Setup of lane 1:
// MazeRunner
module MazeRunner(clk,RST_n,SS_n,MOSI,MISO,SCLK,PWMR,PWML,
                  DIRR,DIRL,IR_EN,BMPL_n,BMPR_n,buzz,
				  buzz_n,RX,LED);
make LEC_CHECK=0 CAP_MARGIN=20 CORE_MARGIN=2 CORE_UTILIZATION=68 CTS_CLUSTER_SIZE=39 MAX_ROUTING_LAYER=met4 SETUP_SLACK_MARGIN=-0.46 SLEW_MARGIN=20 finish   # period 4.6 ns
run.sh (not shown) runs the stock make flow with config.mk's settings and CLKGATE_MAP_FILE=.
The flow completed for lane 1, but it is not clean: the layout still shows setup timing.
Edits applied to the flow inputs when going from lane 1 to lane 2:
# lane 1
export LEC_CHECK = 0
export CAP_MARGIN = 20
export CORE_MARGIN = 2
export CORE_UTILIZATION = 68
export CTS_CLUSTER_SIZE = 39
export MAX_ROUTING_LAYER = met4
export SETUP_SLACK_MARGIN = -0.46
export SLEW_MARGIN = 20
create_clock -name core_clock -period 4.6 [get_ports {clk}]
# lane 2
export LEC_CHECK = 0
export ABC_AREA = 1
export CAP_MARGIN = 20
export CORE_MARGIN = 2
export CORE_UTILIZATION = 70
export PLACE_DENSITY = 0.6
export SLEW_MARGIN = 20
create_clock -name core_clock -period 5.68 [get_ports {clk}]
--- outcome ---
- First-pass GRT wire length of lane 2 falls short of that of lane 1 by a little under 10%.
- Fraction of area in multi-input gates: lane 2 < lane 1
- Relative to lane 1, worst-path maximum fanout increased by 3 in lane 2.
- Sort lane 2 and lane 1 by biggest cell delay along the critical path desc -> top: lane 1
- The final report for lane 2 shows a completed flow and a layout that fails verification, specifically setup timing.
- When the final numbers for lane 2 and lane 1 were put side by side, the floorplan-stage core utilization turned out to be greater in lane 2.
- Lane 2 does better than lane 1 on power after layout.
- Met2 track demand over resource in global routing | lane 2 below lane 1
Modified inputs, lane 3 compared to lane 2
# lane 2
export LEC_CHECK = 0
export ABC_AREA = 1
export CAP_MARGIN = 20
export CORE_MARGIN = 2
export CORE_UTILIZATION = 70
export PLACE_DENSITY = 0.6
export SLEW_MARGIN = 20
create_clock -name core_clock -period 5.68 [get_ports {clk}]
# lane 3
export LEC_CHECK = 0
export CAP_MARGIN = 20
export CORE_MARGIN = 2
export CORE_UTILIZATION = 59
export SETUP_SLACK_MARGIN = 1.93
export SLEW_MARGIN = 20
create_clock -name core_clock -period 7.16 [get_ports {clk}]
## What came out
Lane 3: no failed stages, no open violations at the end. Re worst clock skew on the final layout: lane 3 is 3.1 ps up on lane 2. Setup slack after layout in lane 3 is 1520 ps higher than in lane 2. Lane 3: final core utilization 9.4 points below lane 2. Share of the cycle needed by the critical path after routing for lane 3 is lower than for lane 2.
Relative to lane 3, the following input files were edited for lane 4:
# lane 3
export LEC_CHECK = 0
export CAP_MARGIN = 20
export CORE_MARGIN = 2
export CORE_UTILIZATION = 59
export SETUP_SLACK_MARGIN = 1.93
export SLEW_MARGIN = 20
create_clock -name core_clock -period 7.16 [get_ports {clk}]
# lane 4
export LEC_CHECK = 0
export CAP_MARGIN = 20
export CORE_MARGIN = 2
export CORE_UTILIZATION = 40
export GPL_ROUTABILITY_DRIVEN = 0
export SETUP_SLACK_MARGIN = -0.12
export SLEW_MARGIN = 20
create_clock -name core_clock -period 10.0 [get_ports {clk}]
[summary]
Comparing the two runs side by side, lane 4 comes out ahead of lane 3 on static leakage.
Relative to lane 3, endpoint arrival time on the critical path has gone up in lane 4.
Re sequential share of layout area: lane 4 is 2.3 points up on lane 3.
The final non-filler cell area reported for lane 4 is smaller than that of lane 3 by about 5.5%.
Worst setup slack after layout ended up 930 ps higher on lane 4 than on lane 3.
Between lane 3 and lane 4, part of the power in the clock network is higher for lane 4, lane 3 comes in under that.
Relative to lane 3, number of clock-tree buffers in the layout has decreased by 10% in lane 4.
Changes observed in lane 4 relative to lane 3: share of the cycle needed by the critical path after routing fell 3.8 points, post-route worst hold slack about even.
Lane 4 reports a lower critical path depth than lane 3 does.
Compared to lane 3, lane 4 has non-clock buffer count 73% lower.
Here is what was changed in the inputs of lane 5 compared with lane 4.
# lane 4
export LEC_CHECK = 0
export CAP_MARGIN = 20
export CORE_MARGIN = 2
export CORE_UTILIZATION = 40
export GPL_ROUTABILITY_DRIVEN = 0
export SETUP_SLACK_MARGIN = -0.12
export SLEW_MARGIN = 20
create_clock -name core_clock -period 10.0 [get_ports {clk}]
# lane 5
export LEC_CHECK = 0
export CAP_MARGIN = 20
export CORE_MARGIN = 2
export CORE_UTILIZATION = 20
export PLACE_DENSITY = 0.6
export SLEW_MARGIN = 20
create_clock -name core_clock -period 10.1 [get_ports {clk}]
Notes after the runs:
Lane 5: all stages complete, timing, DRC and antenna checks passed
Lane 4: PASS, flow complete, no timing, DRC or antenna violations
Measured against each other, lane 4 and lane 5 differ in switching power summed over all nets, the lower figure coming from lane 4.
~same relative contribution of combinational cells to total power in lane 4 and lane 5
Per the comparison of lane 5 with lane 4, area of the die now larger, setup slack now smaller, clock-buffer cell count now smaller, cell area now larger.
The via count of lane 5 falls short of that of lane 4 by 1.3%.

## run A
Starting RTL as in the previous note.
clock: 4.64 ns
lec_check: 0
cap_margin: 20
core_margin: 4
core_utilization: 35
cts_cluster_diameter: 201
gpl_timing_driven: 0
min_routing_layer: met1
place_density_lb_addon: 0.24
setup_slack_margin: -0.44
slew_margin: 35
What the final checks of run A revealed, after a flow that finished every stage, was a layout that fails on negative setup slack.
Relative to run A, the following input files were edited for run B:
- PLACE_DENSITY_LB_ADDON: 0.24 -> 0.19
- CORE_MARGIN: 4 -> 2
- SETUP_SLACK_MARGIN: -0.44 -> unset
- ABC_AREA: unset -> 1
- SLEW_MARGIN: 35 -> 20
- MIN_ROUTING_LAYER: met1 -> unset
- CORE_UTILIZATION: 35 -> 72
- GPL_TIMING_DRIVEN: 0 -> unset
- CTS_CLUSTER_DIAMETER: 201 -> unset
- the clock period (ns, I/O delays scaled along): 4.64 -> 5.09
--- outcome ---
- [compare] base=run A new=run B: via count of the first global-routing pass moved up; total die size moved down; total placed cells including tap cells now smaller.
- Total power ends up lower on run B.
- Run B reports a higher post-detailed-route wirelength per cell than run A does.
- Of the two values seen for largest power group, the clock network was produced by run A and sequential cells by run B.
- No crash in run B: every stage finished, but the layout fails its final checks due to negative setup slack.
- Chip area from the yosys synthesis statistics up 1.6% in run B wrt run A
- The higher met2 layer usage reported by global route came out of run B.
- Diff run A -> run B: biggest cell delay along the critical path -0.02 ns; standard cell core area down 51%; count of clock-buffer cells in the layout lower; final critical-path setup slack rose by 0.51 ns.
The inputs of run C differ from those of run B as listed below.
- PLACE_DENSITY_LB_ADDON no longer set, was 0.19
- PLACE_DENSITY now 0.37, previously not set
- CTS_CLUSTER_SIZE now 74, previously not set
- the clock period (ns, I/O delays scaled along) now 5.0, was 5.09
[summary]
- Status run C: flow complete, layout not clean - negative setup slack
- Run C gives less maximum clock rate than run B did.
- Going from run B to run C, the met2 wire length was found to have gone up by 640 µm.
- Per the comparison of run C with run B, path length in cells of the critical path went down about 5.4%; clock group share of total power now larger; post-placement cell count rose 0.33%; proportion of power drawn by flip-flops and latches went down.
- Row worst-case register-to-register setup slack: run C lower / run B higher
- Of run B and run C, the higher met1 wire length belongs to run C.
- Utilization after layout, run B and run C: larger value in run C
- NOTE sequential power run B->run C increased by a few percent
### run C -> run D
- CORE_UTILIZATION now 68, was 72
- PLACE_DENSITY no longer set, was 0.37
- CTS_CLUSTER_SIZE no longer set, was 74
- ABC_AREA no longer set, was 1
- the clock period (ns, I/O delays scaled along) now 5.09, was 5.0
Results
- Not one of run D and run C finished clean.
- The final report for run D shows a completed flow and a layout that fails verification, specifically negative setup slack.
- Power consumed by the clock network delta for run D relative to run C: about 9% lower
- Higher synthesis area per yosys was reported by run C, not run D.
- Going from run C to run D, the count of clock buffers in the final design was found to have gone up by 8.
- Relative to run C, final worst setup slack increased by 0.18 ns in run D.
- Measured against run D, the inverter count of run C comes out at 2.8 times the reference value.
- Going from run C to run D, post-synthesis to final-layout area growth fell by 0.35 points, sequential power now sits at about the same level.
> inputs changed (run D -> run E)
- CTS_CLUSTER_DIAMETER: unset -> 394
- ABC_AREA: unset -> 1
- CTS_CLUSTER_SIZE: unset -> 15
- PLACE_DENSITY_LB_ADDON: unset -> 0.19
- CORE_UTILIZATION: 68 -> 72
[summary]
Every stage of run E finished as expected; the final checks, on the other hand, flagged negative setup slack, which means the layout fails. Relative contribution of sequential cells to total power (higher): run E. Compared with run D, run E degrades final critical path time including I/O delays and setup. Yosys stat cell total | run E above run D. Compared with run D, run E shows setup slack of the worst register-to-register path lower by 0.17 ns. In run E, the clock-buffer cell count came out about 14% below the value in run D. Run E does worse than run D on fmax. Run E reports a lower non-clock buffer total of the final layout than run D does.
diff inputs: run E => run F
- setting SETUP_SLACK_MARGIN to 1.2 for the first time
- removing CTS_CLUSTER_SIZE (formerly 15)
- changing SLEW_MARGIN from 20 to 0
- changing CTS_CLUSTER_DIAMETER from 394 to 25
--- outcome ---
Diff run F..run E | total core area | unchanged
Diff run F..run E | adder-cell share of the synthesized area | unchanged
Comparing run E against run F, there is no change at all in total of flip-flops plus latches after synthesis.
Per the comparison of run F with run E, HPWL after detailed placement up 0.40%; count of cell types in the netlist flat; post-place setup slack up 0.040 ns; count of placed standard cells including taps flat.
Run F | ERROR | global routing
Delta (run F minus run E): multiplexer area fraction after synthesis shows no meaningful change, width of the chip shows no meaningful change.

Setup of job 1302:
MazeRunner again, from the RTL that the note above started with.
## MazeRunner
module MazeRunner(clk,RST_n,SS_n,MOSI,MISO,SCLK,PWMR,PWML,
                  DIRR,DIRL,IR_EN,BMPL_n,BMPR_n,buzz,
				  buzz_n,RX,LED);
  input clk;		 
  input RST_n;		 
  output SS_n;		 
  output MOSI;		 
  output SCLK;		 
  input MISO;		 
  output PWMR;		 
  output PWML;		 
  output DIRR;		 
  output DIRL;		 
  output IR_EN;		 
  input BMPL_n;		 
  input BMPR_n;		 
  output buzz;		 
  output buzz_n;
  input RX;			 
  output [7:0] LED;	 
  wire rst_n;		 
  wire send_resp;	 
  wire cmd_rdy;		 
  wire [15:0] cmd;	 
  wire clr_cmd_rdy;	 
  wire [11:0] IR_R0,IR_R1,IR_R2,IR_R3;
  wire [11:0] IR_L0,IR_L1,IR_L2,IR_L3;
  wire moving;
  wire IR_vld;					 
  wire line_present;		 
  wire err_vld;				 
  wire go;
  wire [15:0] err_raw;		 
  wire [15:0] err_opn_lp;	 
  wire [15:0] error;		 
  wire signed [11:0] lft_spd,rght_spd;
  wire bmp_raw;				 
  localparam FAST_SIM = 1;		 
  rst_synch iRST(.clk(clk),.RST_n(RST_n),.rst_n(rst_n));
  mtr_drv iDRV(.clk(clk), .rst_n(rst_n), .lft_duty(lft_spd), .rght_duty(rght_spd), .DIRL(DIRL), .DIRR(DIRR), .PWML(PWML), .PWMR(PWMR));
  IR_intf #(.FAST_SIM(FAST_SIM)) iINTF(.clk(clk), .rst_n(rst_n), .IR_R0(IR_R0), .IR_R1(IR_R1), .IR_R2(IR_R2), .IR_R3(IR_R3), .IR_L0(IR_L0), .IR_L1(IR_L1), .IR_L2(IR_L2), .IR_L3(IR_L3), .IR_en(IR_EN), .IR_vld(IR_vld), .line_present(line_present), .SS_n(SS_n), .SCLK(SCLK), .MOSI(MOSI), .MISO(MISO));
  err_compute iERR(.error(err_raw), .err_vld(err_vld), .IR_R0(IR_R0), .IR_L0(IR_L0), .IR_R1(IR_R1), .IR_L1(IR_L1), .IR_R2(IR_R2), .IR_L2(IR_L2), .IR_R3(IR_R3), .IR_L3(IR_L3), .IR_vld(IR_vld), .clk(clk), .rst_n(rst_n));
  cmd_proc #(FAST_SIM) iCMDPROC(.clk(clk), .rst_n(rst_n), .BMPL_n(BMPL_n), .BMPR_n(BMPR_n), .go(go), .err_opn_lp(err_opn_lp), .line_present(line_present), .buzz(buzz), .RX(RX));
  assign buzz_n = ~buzz;
  ...
clock: 10.0 ns
lec_check: 0
cap_margin: 25
cell_pad_in_sites_detail_placement: 1
core_aspect_ratio: 1.32
core_margin: 8
core_utilization: 18
cts_cluster_diameter: 398
gpl_timing_driven: 0
hold_slack_margin: 0.11
max_routing_layer: met4
place_density_lb_addon: 0.15
setup_slack_margin: 2.27
slew_margin: 35
tns_end_percent: 95
Changes in job 1070 relative to job 1302:
- a deleted CTS_CLUSTER_DIAMETER that had been 398
- a deleted CORE_ASPECT_RATIO that had been 1.32
- a change of CAP_MARGIN from 25 to 20
- a change of SLEW_MARGIN from 35 to 20
- a deleted TNS_END_PERCENT that had been 95
- a deleted CELL_PAD_IN_SITES_DETAIL_PLACEMENT that had been 1
- a deleted PLACE_DENSITY_LB_ADDON that had been 0.15
- a deleted MAX_ROUTING_LAYER that had been met4
- a change of CORE_MARGIN from 8 to 2
- a deleted HOLD_SLACK_MARGIN that had been 0.11
- a change of CORE_UTILIZATION from 18 to 19
- a deleted SETUP_SLACK_MARGIN that had been 2.27
- a deleted GPL_TIMING_DRIVEN that had been 0
- an added PLACE_DENSITY of 0.6
- a change of the clock period (ns, I/O delays scaled along) from 10.0 to 7.84
Results
- Summary of job 1070 over job 1302: number of standard cells in the final layout excluding fillers went down, part of the total power dissipated in the clock network went down 3.4 points.
- On share of power burned in combinational logic: job 1070 sits below job 1302.
- Relative to job 1302, final worst slack has decreased by 1.62 ns in job 1070.
- Per the comparison of job 1070 with job 1302, critical path depth lost 2; overall power shows an increase of 18%; first-iteration DRC count increased by 420 relative to the old numbers; share of total power consumed by net switching went down by 0.44 points; overall track demand over capacity in global routing dropped 1.8 points.
- The register cell area after layout of job 1302 and that of job 1070 are within noise of each other.
- Relative to job 1302, post-layout utilization of the core increased by 0.45 points in job 1070.
Edits applied to the flow inputs when going from job 1070 to job 9732:
- CORE_UTILIZATION now 72, was 19
- ABC_AREA now 1, previously not set
- PLACE_DENSITY no longer set, was 0.6
- PLACE_DENSITY_LB_ADDON now 0.19, previously not set
- the clock period (ns, I/O delays scaled along) now 5.12, was 7.84
### Flow results
Number of instances in the synthesized netlist in job 9732 is 348 above job 1070. Higher met3 track utilization from global routing among job 1070 and job 9732: job 9732. Job 9732 finished all stages; however, its layout fails the closing checks, the failures being negative setup slack. STATUS internal portion of total power: job 9732 loses against job 1070. Total cell area reported by yosys after synthesis: job 9732 higher than job 1070. DIRL as the capturing instance or port of the critical path was reported by job 1070, and iPID.D_term_flopped[13] by job 9732. Diff job 1070 -> job 9732: maximum number of pins on one net before global-route repair has decreased; fraction of power consumed by the clock network has decreased; final-layout worst hold slack has increased. For job 9732, the top metal layer carrying routed signals was met4, unlike job 1070, where it was met5. Diff job 1070 -> job 9732 | cell area | up by a few percent. The count of placed standard cells including taps of job 9732 falls short of that of job 1070 by 18%.
Power figures rest on the tool's default switching activity, not on a simulated workload.
